==> job 3001: inputs <==
// sdram_logger
module sdram_logger (
    input         clk,           
    input         rst_n,         
    input  [23:0] timestamp,     
    input  [79:0] geig_data,     
    input  [79:0] mag_data,      
    input         next_byte,     
    input  [15:0] sdram_dq_in,   
    output [15:0] sdram_dq_out,  
    output        sdram_dq_oe,   
    output [12:0] sdram_a,
    output [1:0]  sdram_ba,
    output        sdram_clk_en,
    output        sdram_cke,
    output        sdram_cs,
    output        sdram_ras,
    output        sdram_cas,
    output        sdram_we,
    output        sdram_dqml,
    output        sdram_dqmu,
    output [7:0]  byte_out       
);
wire        sdram_status;
wire [15:0] data_read;
wire        next_read, next_write, read_cmd;
wire [15:0] mc_data_out;
wire [1:0]  mc_ba_out, mc_cmd_out;
wire [8:0]  mc_col_out;
wire [12:0] mc_row_out;
wire [1:0]  ba_read, ba_write;
wire [8:0]  col_read, col_write;
wire [12:0] row_read, row_write;
memory_controller memory_controller_0(
    .CLK_48MHZ    ( clk ),
    .RESET        ( rst_n ),
    .SDRAM_STATUS ( sdram_status ),
    .READ_CMD     ( read_cmd ),
    .GEIG_DATA    ( geig_data ),
    .MAG_DATA     ( mag_data ),
    .BA_READ      ( ba_read ),
    .COL_READ     ( col_read ),
    .ROW_READ     ( row_read ),
    .BA_WRITE     ( ba_write ),
    .COL_WRITE    ( col_write ),
    .ROW_WRITE    ( row_write ),
    .NEXT_READ    ( next_read ),
    .NEXT_WRITE   ( next_write ),
  ...
==> flow/config.mk <==
export PLATFORM = sky130hd
export DESIGN_NAME = sdram_logger
export DESIGN_NICKNAME = sdram_logger
export VERILOG_FILES = /design/flow/design.v
export SDC_FILE = /design/flow/constraint.sdc
export NUM_CORES = 4
export LEC_CHECK = 0
export CAP_MARGIN = 20
export CORE_MARGIN = 2
export CORE_UTILIZATION = 66
export CTS_CLUSTER_DIAMETER = 388
export PLACE_DENSITY = 0.35
export SLEW_MARGIN = 20
==> flow/constraint.sdc <==
create_clock -name core_clock -period 7.29 [get_ports {clk}]
set_input_delay 1.4580 -clock core_clock [delete_from_list [all_inputs] [get_ports {clk}]]
set_output_delay 1.4580 -clock core_clock [all_outputs]
set_load 0.01 [all_outputs]
run.sh (not shown) runs the stock make flow with config.mk's settings and CLKGATE_MAP_FILE=.
==> job 5425: changes against job 3001 <==
--- a/flow/config.mk
+++ b/flow/config.mk
@@ -7,7 +7,7 @@
 export LEC_CHECK = 0
 export CAP_MARGIN = 20
-export CORE_MARGIN = 2
-export CORE_UTILIZATION = 66
-export CTS_CLUSTER_DIAMETER = 388
-export PLACE_DENSITY = 0.35
+export CORE_MARGIN = 7
+export CORE_UTILIZATION = 64
+export PLACE_DENSITY_LB_ADDON = 0.24
+export SETUP_SLACK_MARGIN = -1.9
 export SLEW_MARGIN = 20
==> flow/constraint.sdc (replaced) <==
create_clock -name core_clock -period 19.0 [get_ports {clk}]
set_input_delay 3.8000 -clock core_clock [delete_from_list [all_inputs] [get_ports {clk}]]
set_output_delay 3.8000 -clock core_clock [all_outputs]
set_load 0.01 [all_outputs]
==> job 9523: changes against job 3001 <==
--- a/flow/config.mk
+++ b/flow/config.mk
@@ -8,6 +8,5 @@
 export CAP_MARGIN = 20
 export CORE_MARGIN = 2
-export CORE_UTILIZATION = 66
-export CTS_CLUSTER_DIAMETER = 388
-export PLACE_DENSITY = 0.35
+export CORE_UTILIZATION = 71
+export CTS_CLUSTER_SIZE = 36
 export SLEW_MARGIN = 20
==> flow/constraint.sdc (replaced) <==
create_clock -name core_clock -period 10.6 [get_ports {clk}]
set_input_delay 2.1200 -clock core_clock [delete_from_list [all_inputs] [get_ports {clk}]]
set_output_delay 2.1200 -clock core_clock [all_outputs]
set_load 0.01 [all_outputs]
==> comparison table <==
Outcome: job 9523 no timing/DRC/antenna violations; job 3001 finished with violations; job 5425 no timing/DRC/antenna violations
Reasons for failing layout checks: job 9523 -; job 3001 setup timing; job 5425 -
Pin count of the biggest net entering global routing: job 9523 159; job 3001 130; job 5425 198
Comb pwr share: job 9523 0.118; job 3001 0.117; job 5425 0.113
Floorplan-stage core utilization: job 9523 0.719; job 3001 0.668; job 5425 0.650
Met1 capacity usage during global routing: job 9523 0.562; job 3001 0.521; job 5425 0.438
Leakage Power: job 9523 16.1 nW; job 3001 16.5 nW; job 5425 15.9 nW
Sequential power: job 9523 0.00291 W; job 3001 0.00422 W; job 5425 0.00162 W
Total die size: job 9523 48,900 µm²; job 3001 52,500 µm²; job 5425 58,900 µm²
Setup total negative slack: job 9523 0 ps; job 3001 -452 ps; job 5425 0 ps
Met2 wire length: job 9523 46.6 mm; job 3001 44.4 mm; job 5425 43.1 mm
Switching Power: job 9523 0.00154 W; job 3001 0.00222 W; job 5425 0.000833 W
Clock Pin Slew Worst Setup and Hold Paths: job 9523 50 ps; job 3001 40 ps; job 5425 50 ps
Number of setup violations in the final report: job 9523 0; job 3001 4; job 5425 0
Final clock-cell share: job 9523 0.0569; job 3001 0.0584; job 5425 0.0598
Max_slew headroom: job 9523 0.191; job 3001 0.321; job 5425 0.229
Reg2reg end: job 9523 read_buffer_0.buffer_a[0]; job 3001 sdram_interface_0.read_counter[1]; job 5425 read_buffer_0.buffer_a[0]
Topmost layer with routed signal wires: job 9523 met4; job 3001 met5; job 5425 met5
Detailed Route WL: job 9523 101 mm; job 3001 97.8 mm; job 5425 94.6 mm
Max Fanout on Critical Path: job 9523 4; job 3001 6; job 5425 14

---

==> job 9947: inputs <==
sdram_logger again, from the RTL that the note above started with.
clock: 7.76 ns
lec_check: 0
abc_area: 0
cap_margin: 20
cell_pad_in_sites_detail_placement: 0
cell_pad_in_sites_global_placement: 3
core_aspect_ratio: 0.92
core_margin: 2
core_utilization: 27
cts_cluster_size: 87
gpl_routability_driven: 0
max_routing_layer: met5
place_density: 0.48
setup_slack_margin: 1.56
slew_margin: 20
==> job 367 (differences from job 9947) <==
Settings changed: ABC_AREA 0 to default, CAP_MARGIN 20 to 15, CELL_PAD_IN_SITES_DETAIL_PLACEMENT 0 to 2, CELL_PAD_IN_SITES_GLOBAL_PLACEMENT 3 to default, CORE_ASPECT_RATIO 0.92 to default, CORE_UTILIZATION 27 to 40, CTS_CLUSTER_SIZE 87 to default, GPL_TIMING_DRIVEN from default to 0, MAX_ROUTING_LAYER met5 to default, PLACE_DENSITY 0.48 to default, SETUP_SLACK_MARGIN 1.56 to 4.07.
==> flow/constraint.sdc (replaced) <==
create_clock -name core_clock -period 14.0 [get_ports {clk}]
set_input_delay 2.8000 -clock core_clock [delete_from_list [all_inputs] [get_ports {clk}]]
set_output_delay 2.8000 -clock core_clock [all_outputs]
set_load 0.01 [all_outputs]
==> comparison table <==
item                                                                                             job 9947                                 job 367
Required arrival time at the worst endpoint                                                       4.34 ns                                 7.49 ns
Setup bufs post-CTS                                                                                    51                                      56
Global router's overall resource usage                                                              19.4%                                   39.3%
Chip height                                                                                        342 um                                  293 um
Stages on worst setup path                                                                             13                                      15
Arrival time reported for the critical path endpoint                                              4.51 ns                                 6.09 ns
Number of antenna violations at the first check in global routing                                       9                                      35
Destination of the critical timing path                                   sdram_interface_0.cke$_DFF_NN0_         sdram_interface_0.ras$_DFF_NN0_
Placed Instances                                                                                     4947                                    4440
Logic pwr share                                                                                     11.4%                                   13.5%
Endpoints failing setup                                                                                 5                                       0
Cell Count, Final, Fillers Out                                                                       5169                                    4708
Post-Route Skew                                                                                 0.0740 ns                                0.106 ns
Std-Cell Core Area                                                                             0.123 mm^2                             0.0833 mm^2
Total area of multi-input combinational cells                                                 0.0152 mm^2                             0.0151 mm^2
Share of final layout cell area taken by non-clock buffers                                          10.8%                                   11.5%
Worst setup margin                                                                              -0.169 ns                                 1.40 ns
Wire length of the first global-routing pass                                                    181000 um                               247000 um
Reg2Reg Capture Point                                              sdram_interface_0.address[5]$_DFF_NN0_  sdram_interface_0.address[8]$_DFF_NN0_
Number of warnings the tools reported                                                                  60                                      55
Wl on met1                                                                                       64200 um                                65300 um
Clock slew at reported path FFs                                                                   0.04 ns                                 0.05 ns
Worst hold margin                                                                                0.455 ns                                0.496 ns
Outcome                                                                          finished with violations        no timing/DRC/antenna violations
Layout check failures                                                                negative setup slack                                       -

---

==> v10 <==
Starting RTL as in the previous note.
clock: 14.0 ns
lec_check: 0
abc_area: 1
cap_margin: 5
core_margin: 2
core_utilization: 40
cts_cluster_diameter: 289
cts_cluster_size: 13
max_routing_layer: met4
slew_margin: 20
tns_end_percent: 40
==> v17: changes against v10 <==
==> flow/config.mk (replaced) <==
export PLATFORM = sky130hd
export DESIGN_NAME = sdram_logger
export DESIGN_NICKNAME = sdram_logger
export VERILOG_FILES = /design/flow/design.v
export SDC_FILE = /design/flow/constraint.sdc
export NUM_CORES = 4
export LEC_CHECK = 0
export CAP_MARGIN = 15
export CORE_MARGIN = 2
export CORE_UTILIZATION = 72
export CTS_CLUSTER_SIZE = 33
export SETUP_SLACK_MARGIN = 0.95
export SLEW_MARGIN = 20
==> flow/constraint.sdc (replaced) <==
create_clock -name core_clock -period 7.25 [get_ports {clk}]
set_input_delay 1.4500 -clock core_clock [delete_from_list [all_inputs] [get_ports {clk}]]
set_output_delay 1.4500 -clock core_clock [all_outputs]
set_load 0.01 [all_outputs]
==> v11: changes against v10 <==
==> flow/config.mk (replaced) <==
export PLATFORM = sky130hd
export DESIGN_NAME = sdram_logger
export DESIGN_NICKNAME = sdram_logger
export VERILOG_FILES = /design/flow/design.v
export SDC_FILE = /design/flow/constraint.sdc
export NUM_CORES = 4
export LEC_CHECK = 0
export CAP_MARGIN = 15
export CORE_MARGIN = 2
export CORE_UTILIZATION = 72
export CTS_CLUSTER_DIAMETER = 27
export CTS_CLUSTER_SIZE = 35
export HOLD_SLACK_MARGIN = -0.09
export SETUP_SLACK_MARGIN = 0.38
export SLEW_MARGIN = 20
export TNS_END_PERCENT = 100
==> flow/constraint.sdc (replaced) <==
create_clock -name core_clock -period 7.29 [get_ports {clk}]
set_input_delay 1.4580 -clock core_clock [delete_from_list [all_inputs] [get_ports {clk}]]
set_output_delay 1.4580 -clock core_clock [all_outputs]
set_load 0.01 [all_outputs]
==> results <==
| metric | v11 | v17 | v10 |
|---|---|---|---|
| Outcome | complete, but fails checks | complete, but fails checks | complete, no violations |
| Layout check failures | setup timing | setup timing | - |
| FF-to-FF path depth | 10 | 24 | 13 |
| Worst flop-to-flop path startpoint | write_address_traversal_0.current_count[0] | sdram_interface_0.write_counter[3] | memory_controller_0.next_read |
| Count of distinct cell types in the synthesized netlist | 98 | 98 | 73 |
| Share of power burned in registers | 0.347 | 0.479 | 0.515 |
| Logic gate fraction of the total cell area | 0.348 | 0.371 | 0.349 |
| Fillcell total | 1437 | 2073 | 7974 |
| Die footprint | 48200 um^2 | 48200 um^2 | 85100 um^2 |
| Area fraction of the dominant cell type after synthesis | 0.216 | 0.216 | 0.218 |
| MUX share of area | 0.0721 | 0.0721 | 0.00495 |
| Number of iterations in the first detailed-routing pass | 27 | 8 | 5 |
| Met3 track demand over resource | 0.184 | 0.125 | 0.0321 |
| Net Sw Frac | 0.255 | 0.256 | 0.261 |
| Slew at the pin closest to its max-slew limit | 1390 ps | 1020 ps | 958 ps |
| Highest Signal Layer | met5 | met5 | met4 |
| Post-synth seq share | 0.531 | 0.531 | 0.537 |
| Chip Height | 220 um | 220 um | 292 um |
| Post-Layout Inst Area | 42800 um^2 | 40600 um^2 | 38200 um^2 |
| Post-CTS setup repair buffer count | 13 | 47 | 0 |
| Cell with the most instances after synthesis | sky130_fd_sc_hd__o21ai_0 | sky130_fd_sc_hd__o21ai_0 | sky130_fd_sc_hd__nand2_1 |

---

==> 12-19: inputs <==
sdram_logger again, from the RTL that the note above started with.
==> flow/config.mk <==
export PLATFORM = sky130hd
export DESIGN_NAME = sdram_logger
export DESIGN_NICKNAME = sdram_logger
export VERILOG_FILES = /design/flow/design.v
export SDC_FILE = /design/flow/constraint.sdc
export NUM_CORES = 4
export LEC_CHECK = 0
export CAP_MARGIN = 20
export CELL_PAD_IN_SITES_GLOBAL_PLACEMENT = 2
export CORE_MARGIN = 2
export CORE_UTILIZATION = 24
export GPL_ROUTABILITY_DRIVEN = 1
export MAX_ROUTING_LAYER = met4
export MIN_ROUTING_LAYER = met1
export PLACE_DENSITY_LB_ADDON = 0.15
export SETUP_SLACK_MARGIN = 2.74
export SLEW_MARGIN = 15
export TNS_END_PERCENT = 15
==> flow/constraint.sdc <==
create_clock -name core_clock -period 11.1 [get_ports {clk}]
set_input_delay 2.2200 -clock core_clock [delete_from_list [all_inputs] [get_ports {clk}]]
set_output_delay 2.2200 -clock core_clock [all_outputs]
set_load 0.01 [all_outputs]
==> inputs of 09-25, as changes to 12-19 <==
Settings changed: CELL_PAD_IN_SITES_GLOBAL_PLACEMENT 2 to default, CORE_UTILIZATION 24 to 40, GPL_ROUTABILITY_DRIVEN 1 to default, MAX_ROUTING_LAYER met4 to default, MIN_ROUTING_LAYER met1 to default, PLACE_DENSITY_LB_ADDON 0.15 to default, SETUP_SLACK_MARGIN 2.74 to default, SLEW_MARGIN 15 to 20, TNS_END_PERCENT 15 to default.
==> flow/constraint.sdc (replaced) <==
create_clock -name core_clock -period 13.1 [get_ports {clk}]
set_input_delay 2.6200 -clock core_clock [delete_from_list [all_inputs] [get_ports {clk}]]
set_output_delay 2.6200 -clock core_clock [all_outputs]
set_load 0.01 [all_outputs]
==> inputs of 01-26, as changes to 12-19 <==
Settings changed: ABC_AREA from default to 1, CAP_MARGIN 20 to 0, CELL_PAD_IN_SITES_DETAIL_PLACEMENT from default to 1, CELL_PAD_IN_SITES_GLOBAL_PLACEMENT 2 to 0, CORE_ASPECT_RATIO from default to 1.59, CORE_MARGIN 2 to 5, CORE_UTILIZATION 24 to 40, CTS_CLUSTER_SIZE from default to 94, GPL_TIMING_DRIVEN from default to 0, SETUP_SLACK_MARGIN 2.74 to 1.56, TNS_END_PERCENT 15 to 90.
==> flow/constraint.sdc (replaced) <==
create_clock -name core_clock -period 7.76 [get_ports {clk}]
set_input_delay 1.5520 -clock core_clock [delete_from_list [all_inputs] [get_ports {clk}]]
set_output_delay 1.5520 -clock core_clock [all_outputs]
set_load 0.01 [all_outputs]
==> out/summary.txt <==
status = no timing/DRC/antenna violations
Arr. time, crit path = 6230 ps
first-pass GRT wire length = 146,200 um
PortBufs = 250
Cell Rows = 106
detailed-route via count = 24,490
Synth mux share = 7.207%
Top non-seq family = AND-OR/OR-AND gates
vias in the first global route = 23,200
clock network power = 2.18 mW
TritonCTS buffer count = 75
DPL Wire Length = 69,980 um
Tool Warnings = 52
Initial Util = 40.18%
R2R setup slack = 2970 ps
The numbers above come from 09-25.

==> out/summary.txt <==
DPL Wire Length = 86,720 um
Initial Util = 24.08%
Synth mux share = 7.207%
status = no timing/DRC/antenna violations
Tool Warnings = 64
detailed-route via count = 24,930
R2R setup slack = 2250 ps
clock network power = 2.93 mW
vias in the first global route = 25,170
Top non-seq family = AND-OR/OR-AND gates
Cell Rows = 137
The numbers above come from 12-19.

==> out/summary.txt <==
DPL Wire Length = 90,340 um
TritonCTS buffer count = 70
Arr. time, crit path = 4120 ps
detailed-route via count = 29,250
first-pass GRT wire length = 181,500 um
vias in the first global route = 30,630
Initial Util = 40.13%
Cell Rows = 133
status = no timing/DRC/antenna violations
Synth mux share = 0.4948%
The numbers above come from 01-26.


---

==> inputs of job 4278 <==
sdram_logger again, from the RTL that the note above started with.
Settings: LEC_CHECK=0, ABC_AREA=0, CAP_MARGIN=10, CELL_PAD_IN_SITES_DETAIL_PLACEMENT=0, CELL_PAD_IN_SITES_GLOBAL_PLACEMENT=0, CORE_ASPECT_RATIO=0.92, CORE_MARGIN=2, CORE_UTILIZATION=69, CTS_CLUSTER_SIZE=37, GPL_ROUTABILITY_DRIVEN=0, HOLD_SLACK_MARGIN=0.28, MAX_ROUTING_LAYER=met5, SLEW_MARGIN=20; clock period 6.42 ns.
==> job 1985 (differences from job 4278) <==
Settings changed: ABC_AREA 0 to unset, CAP_MARGIN 10 to 15, CELL_PAD_IN_SITES_DETAIL_PLACEMENT 0 to unset, CELL_PAD_IN_SITES_GLOBAL_PLACEMENT 0 to unset, CORE_ASPECT_RATIO 0.92 to unset, CORE_UTILIZATION 69 to 72, CTS_CLUSTER_DIAMETER set to 26, CTS_CLUSTER_SIZE 37 to 33, GPL_ROUTABILITY_DRIVEN 0 to unset, HOLD_SLACK_MARGIN 0.28 to unset, MAX_ROUTING_LAYER met5 to unset, SETUP_SLACK_MARGIN set to 1.73.
==> flow/constraint.sdc (replaced) <==
create_clock -name core_clock -period 7.25 [get_ports {clk}]
set_input_delay 1.4500 -clock core_clock [delete_from_list [all_inputs] [get_ports {clk}]]
set_output_delay 1.4500 -clock core_clock [all_outputs]
set_load 0.01 [all_outputs]
==> qor.csv <==
stage,metric,value,unit
floorplan,Die W,220,um
cts,cts repair resizes,341,
placed_design,DP Cell Count,3866,
placed_design,DP Area,0.0372,mm^2
cts,H-tree Lvls,4,
floorplan,FP Core Util,72.4,%
status,Last stage,global routing,
status,status,aborted with a tool error,
floorplan,Std-Cell Rows,79,
placed_design,pre-CTS setup slack,-1.24,ns
floorplan,die area,0.0482,mm^2
cts,postcts setup bufs,30,
status,Run Error,"[ERROR DPL-0038] Utilization greater than 100%, impossible to legalize",
cts,clock buffer count from CTS,138,
-- figures above: job 1985

==> qor.csv <==
stage,metric,value,unit
timing,Setup WS post-layout,-0.374,ns
placed_design,pre-CTS setup slack,-1.48,ns
timing,"Setup violations, final",11,
floorplan,die area,0.0503,mm^2
cts,cts repair resizes,89,
cts,postcts setup bufs,4,
status,Fail Reasons,negative setup slack,
placed_design,DP Area,0.0374,mm^2
floorplan,Die W,234,um
status,status,finished with violations,
-- figures above: job 4278

Power figures rest on the tool's default switching activity, not on a simulated workload.
